Design reflex_core, start of the top module:
module reflex_core (
    input wire clk,                   
    input wire rst_n,                 
    input wire signed [15:0] z_pos,   
    input wire signed [15:0] z_vel,   
    input wire signed [15:0] kp_gain,
    input wire signed [15:0] kd_gain,
    input wire signed [15:0] vel_threshold,  
    output reg signed [15:0] u_out,   
    output reg guardian_active        
);
    reg signed [31:0] p_term;
    reg signed [31:0] d_term;
    reg signed [31:0] raw_sum;
    localparam signed [15:0] MAX_OUT = 16'd2000;   
    localparam signed [15:0] MIN_OUT = -16'd2000;  
    always @(posedge clk or negedge rst_n) begin
        if (!rst_n) begin
            u_out <= 16'd0;
            guardian_active <= 1'b0;
            p_term <= 32'd0;
            d_term <= 32'd0;
        end else begin
            if (($signed(z_vel) > $signed(vel_threshold)) || 
                ($signed(z_vel) < -$signed(vel_threshold))) begin
                guardian_active <= 1'b1;
                d_term <= z_vel * (kd_gain <<< 1); 
            end else begin
                guardian_active <= 1'b0;
                d_term <= z_vel * kd_gain;
            end
            p_term <= z_pos * kp_gain;  
            raw_sum = -(p_term + d_term); 
            if (raw_sum > MAX_OUT) 
  ...
Settings: LEC_CHECK=0, CAP_MARGIN=20, CORE_MARGIN=2, CORE_UTILIZATION=72, CTS_CLUSTER_DIAMETER=395, PLACE_DENSITY=0.36, SETUP_SLACK_MARGIN=-0.39, SLEW_MARGIN=20; clock period 6.47 ns.
run.sh (not shown) runs the stock make flow with config.mk's settings and CLKGATE_MAP_FILE=.
The first run completed, yet does not pass: negative setup slack.
Then changed:
- CORE_UTILIZATION: 72 -> 40
- CTS_CLUSTER_DIAMETER: 395 -> not set
- PLACE_DENSITY: 0.36 -> not set
- SETUP_SLACK_MARGIN: -0.39 -> not set
- clock period: 6.47 -> 7.78 ns (I/O delays scaled with it)
=>
- The changed run passed the timing, design-rule and antenna checks
- core utilization decreases by 40 points
- hold slack is better by 0.026 ns
- sequential cell count does not change
- final area fell by 1.4%
- routed wire length shrinks by 23%
- worst setup slack improved by 0.87 ns
- non-clock buffer count drops by 70
- first-iteration DRC count falls by 53%
Then changed:
- CORE_UTILIZATION: 40 -> 52
- clock period: 7.78 -> 6.72 ns (I/O delays scaled with it)
Outcome: The changed run produced a layout that fails on negative setup slack; wire length rises by 9.0%; cell count fell by 0.89%; setup slack degrades by 0.30 ns; sequential share of layout area decreases by 0.46 points; die area drops by 23%; sequential cell count is unchanged.
Then changed:
- CORE_UTILIZATION: 52 -> 40
- clock period: 6.72 -> 10.3 ns (I/O delays scaled with it)
Outcome: This time the run ran to the end with no violations. Clock skew goes down by 0.0036 ns. Global-route usage goes down by 8.2 points. Cell count goes down by a few percent.
Then changed:
- CORE_UTILIZATION: 40 -> 71
- SETUP_SLACK_MARGIN: not set -> 1.87
- clock period: 10.3 -> 6.32 ns (I/O delays scaled with it)
After rerunning: The changed run ended with an error in global routing with GRT-0232; area after synthesis is unchanged; synthesized cell count is unchanged; die area goes down by 43%.
Then changed:
- CORE_UTILIZATION: 71 -> 68
- CTS_CLUSTER_SIZE: not set -> 99
- PLACE_DENSITY: not set -> 0.41
- SETUP_SLACK_MARGIN: 1.87 -> not set
- clock period: 6.32 -> 6.72 ns (I/O delays scaled with it)
The new run completed and failed the layout checks on negative setup slack.
Area after synthesis is unchanged.
Synthesized cell count does not change.
Die size rises by about 4.3%.


Setup of tundra:
Starting RTL as in the previous note.
make LEC_CHECK=0 ABC_AREA=0 CAP_MARGIN=20 CORE_ASPECT_RATIO=0.92 CORE_MARGIN=2 CORE_UTILIZATION=72 CTS_CLUSTER_DIAMETER=361 CTS_CLUSTER_SIZE=51 HOLD_SLACK_MARGIN=-0.09 MAX_ROUTING_LAYER=met4 MIN_ROUTING_LAYER=met1 PLACE_DENSITY_LB_ADDON=0.02 SETUP_SLACK_MARGIN=-0.39 SLEW_MARGIN=20 finish   # period 5.96 ns
The flow completed for tundra, but it is not clean: the layout still shows negative setup slack.
Edits applied to the flow inputs when going from tundra to yarrow:
Settings: an added PLACE_DENSITY of 0.95; a change of CTS_CLUSTER_SIZE from 51 to 81; a change of CTS_CLUSTER_DIAMETER from 361 to 233; a deleted PLACE_DENSITY_LB_ADDON that had been 0.02; a change of the clock period (ns, I/O delays scaled along) from 5.96 to 6.26.
Notes after the runs:
yarrow never completed; the flow aborted with a tool error in global routing.
yarrow against tundra: post-cts gate resize count saw an increase; full die area saw little to no change.
What yarrow reported for final weighted congestion of routability-driven global placement has to be multiplied by 0.895 to get the figure for tundra.
Summary of yarrow over tundra: XOR/XNOR share of the synthesized area held steady; number of enable flip-flop cells essentially unchanged; chip width did not really move; synthesized cell area shows no meaningful change; synthesized area per cell barely changed.
tundra -> yarrow: core region area delta 0, exact match
In yarrow, the detailed placer's ending HPWL came out 23% above the value in tundra.
The inputs of maple differ from those of yarrow as listed below.
Settings: PLACE_DENSITY_LB_ADDON now 0.22, previously not set; CTS_CLUSTER_SIZE no longer set, was 81; PLACE_DENSITY no longer set, was 0.95; the clock period (ns, I/O delays scaled along) now 6.71, was 6.26.
Notes after the runs:
- maple finished all stages; however, its layout fails the closing checks, the failures being negative setup slack.
- Re number of buffers between clock root and the deepest sink: no difference whatsoever between yarrow and maple.
- maple against yarrow: post-cts hold-fix buffer tally did not really move, post-synthesis mux area share did not really move, number of distinct library cells after synthesis was more or less identical.
- Re count of clock tree sinks: no difference whatsoever between maple and yarrow.
- From yarrow to maple the numbers moved as follows: die footprint was more or less identical, detailed placer's ending HPWL went down by about 17%, post-placement worst setup slack went up by 0.53 ns, routability-driven placement congestion ratio went down by 6.0%.
- maple vs yarrow: number of buffers inserted to repair setup after CTS down in maple
Input changes introduced in ember (baseline for comparison: maple):
Settings: CORE_UTILIZATION now 40, was 72; MAX_ROUTING_LAYER no longer set, was met4; ABC_AREA no longer set, was 0; SETUP_SLACK_MARGIN no longer set, was -0.39; CTS_CLUSTER_DIAMETER no longer set, was 233; MIN_ROUTING_LAYER no longer set, was met1; CORE_ASPECT_RATIO no longer set, was 0.92; HOLD_SLACK_MARGIN no longer set, was -0.09; PLACE_DENSITY_LB_ADDON no longer set, was 0.22; the clock period (ns, I/O delays scaled along) now 8.0, was 6.71.
- ember finished all stages; the layout is clean.
- Delta (ember minus maple): delay of the slowest cell on the worst path went down by 0.03 ns; number of global-route vias before repair shrank by 11%.


The RTL this note starts from:
==> flow/design.v <==
module reflex_core (
    input wire clk,                   
    input wire rst_n,                 
    input wire signed [15:0] z_pos,   
    input wire signed [15:0] z_vel,   
    input wire signed [15:0] kp_gain,
    input wire signed [15:0] kd_gain,
    input wire signed [15:0] vel_threshold,  
    output reg signed [15:0] u_out,   
    output reg guardian_active        
);
    reg signed [31:0] p_term;
    reg signed [31:0] d_term;
    reg signed [31:0] raw_sum;
    localparam signed [15:0] MAX_OUT = 16'd2000;   
    localparam signed [15:0] MIN_OUT = -16'd2000;  
    always @(posedge clk or negedge rst_n) begin
        if (!rst_n) begin
            u_out <= 16'd0;
            guardian_active <= 1'b0;
            p_term <= 32'd0;
            d_term <= 32'd0;
        end else begin
            if (($signed(z_vel) > $signed(vel_threshold)) || 
                ($signed(z_vel) < -$signed(vel_threshold))) begin
                guardian_active <= 1'b1;
                d_term <= z_vel * (kd_gain <<< 1); 
            end else begin
                guardian_active <= 1'b0;
                d_term <= z_vel * kd_gain;
            end
            p_term <= z_pos * kp_gain;  
            raw_sum = -(p_term + d_term); 
            if (raw_sum > MAX_OUT) 
                u_out <= MAX_OUT;
            else if (raw_sum < MIN_OUT) 
                u_out <= MIN_OUT;
            else
                u_out <= raw_sum[15:0];  
        end
    end
endmodule
clock: 7.92 ns
lec_check: 0
abc_area: 0
cap_margin: 20
core_aspect_ratio: 1.78
core_margin: 10
core_utilization: 34
cts_cluster_diameter: 233
hold_slack_margin: 0.15
max_routing_layer: met4
min_routing_layer: met2
place_density_lb_addon: 0.22
setup_slack_margin: -0.39
slew_margin: 20
The first run finished but failed the layout checks on setup timing.
Next try:
==> flow/config.mk (replaced) <==
export PLATFORM = sky130hd
export DESIGN_NAME = reflex_core
export DESIGN_NICKNAME = reflex_core
export VERILOG_FILES = /design/flow/design.v
export SDC_FILE = /design/flow/constraint.sdc
export NUM_CORES = 4
export LEC_CHECK = 0
export CAP_MARGIN = 20
export CORE_MARGIN = 2
export CORE_UTILIZATION = 42
export SLEW_MARGIN = 20
==> flow/constraint.sdc (replaced) <==
create_clock -name core_clock -period 7.78 [get_ports {clk}]
set_input_delay 1.5560 -clock core_clock [delete_from_list [all_inputs] [get_ports {clk}]]
set_output_delay 1.5560 -clock core_clock [all_outputs]
set_load 0.01 [all_outputs]
Effect: Now the flow produced a clean layout. First-iteration DRC count is lower by 69%. Utilization came out higher by 9.7 points. Synthesized area is unchanged. Design area decreases by 0.85%. Wire length falls by 11%. Via count decreases by 27%. Global-route usage goes down by 5.2 points.
Next try:
--- a/flow/config.mk
+++ b/flow/config.mk
@@ -8,4 +8,5 @@
 export CAP_MARGIN = 20
 export CORE_MARGIN = 2
-export CORE_UTILIZATION = 42
+export CORE_UTILIZATION = 65
+export SETUP_SLACK_MARGIN = -0.38
 export SLEW_MARGIN = 20
==> flow/constraint.sdc (replaced) <==
create_clock -name core_clock -period 3.72 [get_ports {clk}]
set_input_delay 0.7440 -clock core_clock [delete_from_list [all_inputs] [get_ports {clk}]]
set_output_delay 0.7440 -clock core_clock [all_outputs]
set_load 0.01 [all_outputs]
=> With this change the flow finished but fails on setup timing. Worst setup slack is worse by 2800 ps. Die size fell by 35%. Wire length rose by 14%.


== job 6884 ==
Starts from the design.v that is shown in full above.
==> flow/config.mk <==
export PLATFORM = sky130hd
export DESIGN_NAME = reflex_core
export DESIGN_NICKNAME = reflex_core
export VERILOG_FILES = /design/flow/design.v
export SDC_FILE = /design/flow/constraint.sdc
export NUM_CORES = 4
export LEC_CHECK = 0
export ABC_AREA = 1
export CAP_MARGIN = 20
export CELL_PAD_IN_SITES_GLOBAL_PLACEMENT = 2
export CORE_MARGIN = 2
export CORE_UTILIZATION = 19
export CTS_CLUSTER_SIZE = 21
export GPL_ROUTABILITY_DRIVEN = 1
export GPL_TIMING_DRIVEN = 0
export MIN_ROUTING_LAYER = met1
export PLACE_DENSITY = 0.64
export SETUP_SLACK_MARGIN = 0.71
export SLEW_MARGIN = 20
export TNS_END_PERCENT = 50
==> flow/constraint.sdc <==
create_clock -name core_clock -period 8.0 [get_ports {clk}]
set_input_delay 1.6000 -clock core_clock [delete_from_list [all_inputs] [get_ports {clk}]]
set_output_delay 1.6000 -clock core_clock [all_outputs]
set_load 0.01 [all_outputs]
Job 6884 finished all stages; the layout is clean.
The following lists how job 2035 was set up differently from job 6884:
Settings: PLACE_DENSITY removed (was 0.64); TNS_END_PERCENT changed from 50 to 20; SETUP_SLACK_MARGIN removed (was 0.71); CELL_PAD_IN_SITES_GLOBAL_PLACEMENT removed (was 2); GPL_TIMING_DRIVEN removed (was 0); CORE_UTILIZATION changed from 19 to 40; MIN_ROUTING_LAYER removed (was met1); ABC_AREA removed (was 1); GPL_ROUTABILITY_DRIVEN changed from 1 to 0.
- Delta (job 2035 minus job 6884): die size shows a reduction of 55%, synthesized netlist net count fell 771.
- Against job 6884, job 2035 reports a cell total in the yosys stat output that is lower.
- [compare] base=job 6884 new=job 2035: number of detailed-routing iterations run before antenna repair went down, clock insertion delay at the later pin of the skew report went down, final-layout worst hold slack went down.
- Job 2035 vs job 6884: largest net degree at the start of global routing up by more than a quarter
- Job 2035: chip area line of the yosys report is about 6% lower than what job 6884 reported.
diff inputs: job 2035 => job 1093
Settings: SETUP_SLACK_MARGIN now 0.71, previously not set; CORE_UTILIZATION now 19, was 40; PLACE_DENSITY now 0.64, previously not set; ABC_AREA now 1, previously not set; GPL_TIMING_DRIVEN now 0, previously not set.
### Flow results
- Job 1093 finished all stages; the layout is clean.
- Post-synthesis chip area from yosys ended up about 6% higher on job 1093 than on job 2035.
- Going from job 2035 to job 1093, clock period minus worst slack shrinks by 0.51 ns.
- The top layer used by detailed routing comes out met4 in one run and met5 in the other, namely in job 2035 and job 1093 respectively.
- Diff job 2035 -> job 1093: number of clock-tree buffers in the layout moved down; logic area picked up an extra about 0.6%.
- Job 1093: utilization is 25 points lower than what job 2035 reported.
- Measured against each other, job 2035 and job 1093 differ in synthesized cell area, the lower figure coming from job 2035.
- Worst setup slack ends up lower on job 2035.
- The final reports for job 1093 and job 2035 show number of ordinary and repair buffers in the finished layout lower in the former.
- Changes observed in job 1093 relative to job 2035: wire length increased by about 30% relative to the old numbers.
Relative to job 1093, the following input files were edited for job 2969:
Settings: swapping 0.71 for -0.78 in SETUP_SLACK_MARGIN; swapping 21 for 100 in CTS_CLUSTER_SIZE; clearing GPL_TIMING_DRIVEN, which used to be 0; clearing ABC_AREA, which used to be 1; clearing GPL_ROUTABILITY_DRIVEN, which used to be 0; clearing PLACE_DENSITY, which used to be 0.64; swapping 20 for 0 in SLEW_MARGIN; putting CTS_CLUSTER_DIAMETER at 214 where nothing was set; swapping 19 for 37 in CORE_UTILIZATION; putting HOLD_SLACK_MARGIN at -0.08 where nothing was set; clearing TNS_END_PERCENT, which used to be 20; putting PLACE_DENSITY_LB_ADDON at 0.29 where nothing was set.
Sort job 2969 and job 1093 by achievable clock frequency, descending, and job 1093 comes first. On job 2969: number of core rows is 31% lower than what job 1093 gave. Between job 1093 and job 2969, finished layout cell area decreased. Reported for job 2969 and job 1093, sequential cell count turned out identical to the last digit.
[inputs] job 8861 vs job 2969
Settings: an added TNS_END_PERCENT of 35; an added CORE_ASPECT_RATIO of 1.87; a change of CORE_UTILIZATION from 37 to 65; a change of CORE_MARGIN from 2 to 8.
Findings:
Out of job 8861 and job 2969, the only run to close with the timing, design-rule and antenna checks passing was job 2969.
Job 8861 had finished all stages when the layout checks came back failing, citing negative setup slack.
Via count normalized by instance count of job 8861 exceeds that of job 2969 by more than 10%.
Delta (job 8861 minus job 2969): chip height increased by about 8% relative to the old numbers, estimated wirelength of the detail-placed design increased 8.1 mm, worst-case setup margin in the final layout lost 0.38 ns, via count now sits higher, final cell count shows a reduction of 435.


Setup of amber:
RTL: the design.v shown in full above, as it stands there.
clock: 7.92 ns
lec_check: 0
abc_area: 0
cap_margin: 0
cell_pad_in_sites_detail_placement: 1
core_aspect_ratio: 0.68
core_margin: 9
core_utilization: 62
cts_cluster_diameter: 108
gpl_routability_driven: 1
gpl_timing_driven: 0
max_routing_layer: met4
min_routing_layer: met2
place_density: 0.89
setup_slack_margin: -0.39
slew_margin: 10
tns_end_percent: 85
amber | ERROR | global routing (5_1_grt)
## Diff of input files: zinc against amber
Settings: removing GPL_TIMING_DRIVEN (formerly 0); changing CAP_MARGIN from 0 to 20; removing MAX_ROUTING_LAYER (formerly met4); removing ABC_AREA (formerly 0); removing MIN_ROUTING_LAYER (formerly met2); removing GPL_ROUTABILITY_DRIVEN (formerly 1); setting PLACE_DENSITY_LB_ADDON to 0.24 for the first time; removing CORE_ASPECT_RATIO (formerly 0.68); changing SLEW_MARGIN from 10 to 20; changing CORE_MARGIN from 9 to 2; changing CORE_UTILIZATION from 62 to 72; removing CTS_CLUSTER_DIAMETER (formerly 108); removing TNS_END_PERCENT (formerly 85); removing PLACE_DENSITY (formerly 0.89); removing CELL_PAD_IN_SITES_DETAIL_PLACEMENT (formerly 1); changing the clock period (ns, I/O delays scaled along) from 7.92 to 6.47.
Findings:
Status zinc: flow complete, layout not clean - setup timing
In the summary table, amber is marked failed, with error GRT-0116 raised in global routing (5_1_grt).
| die height | lower: amber |
~same post-cts hold buffer count in zinc and amber
Per the comparison of zinc with amber, die area fell 12,000 µm², number of gates resized after cts higher, total cell area at the placement stage now larger, initial standard-cell utilization of the core picked up an extra 9.9 points.
Chip area estimate from yosys synthesis came out exactly the same in zinc and amber.
Changes observed in zinc relative to amber: global placer's final weighted congestion -about 10%, number of cell rows +13%.
The following lists how lagoon was set up differently from zinc:
Settings: changing SETUP_SLACK_MARGIN from -0.39 to 1.85; removing PLACE_DENSITY_LB_ADDON (formerly 0.24); changing the clock period (ns, I/O delays scaled along) from 6.47 to 6.32.
## What came out
zinc completed end to end; final checks failed (setup timing). lagoon terminated abnormally: global routing (5_1_grt) reported GRT-0232. Diff zinc -> lagoon: count of buffers added by post-CTS timing repair for setup saw an increase, mux contribution to synthesized area saw little to no change, clock sink count saw little to no change. In the reports for zinc and lagoon, the larger final weighted congestion of routability-driven global placement belongs to lagoon. Comparing zinc against lagoon, there is no change at all in floorplan die height.
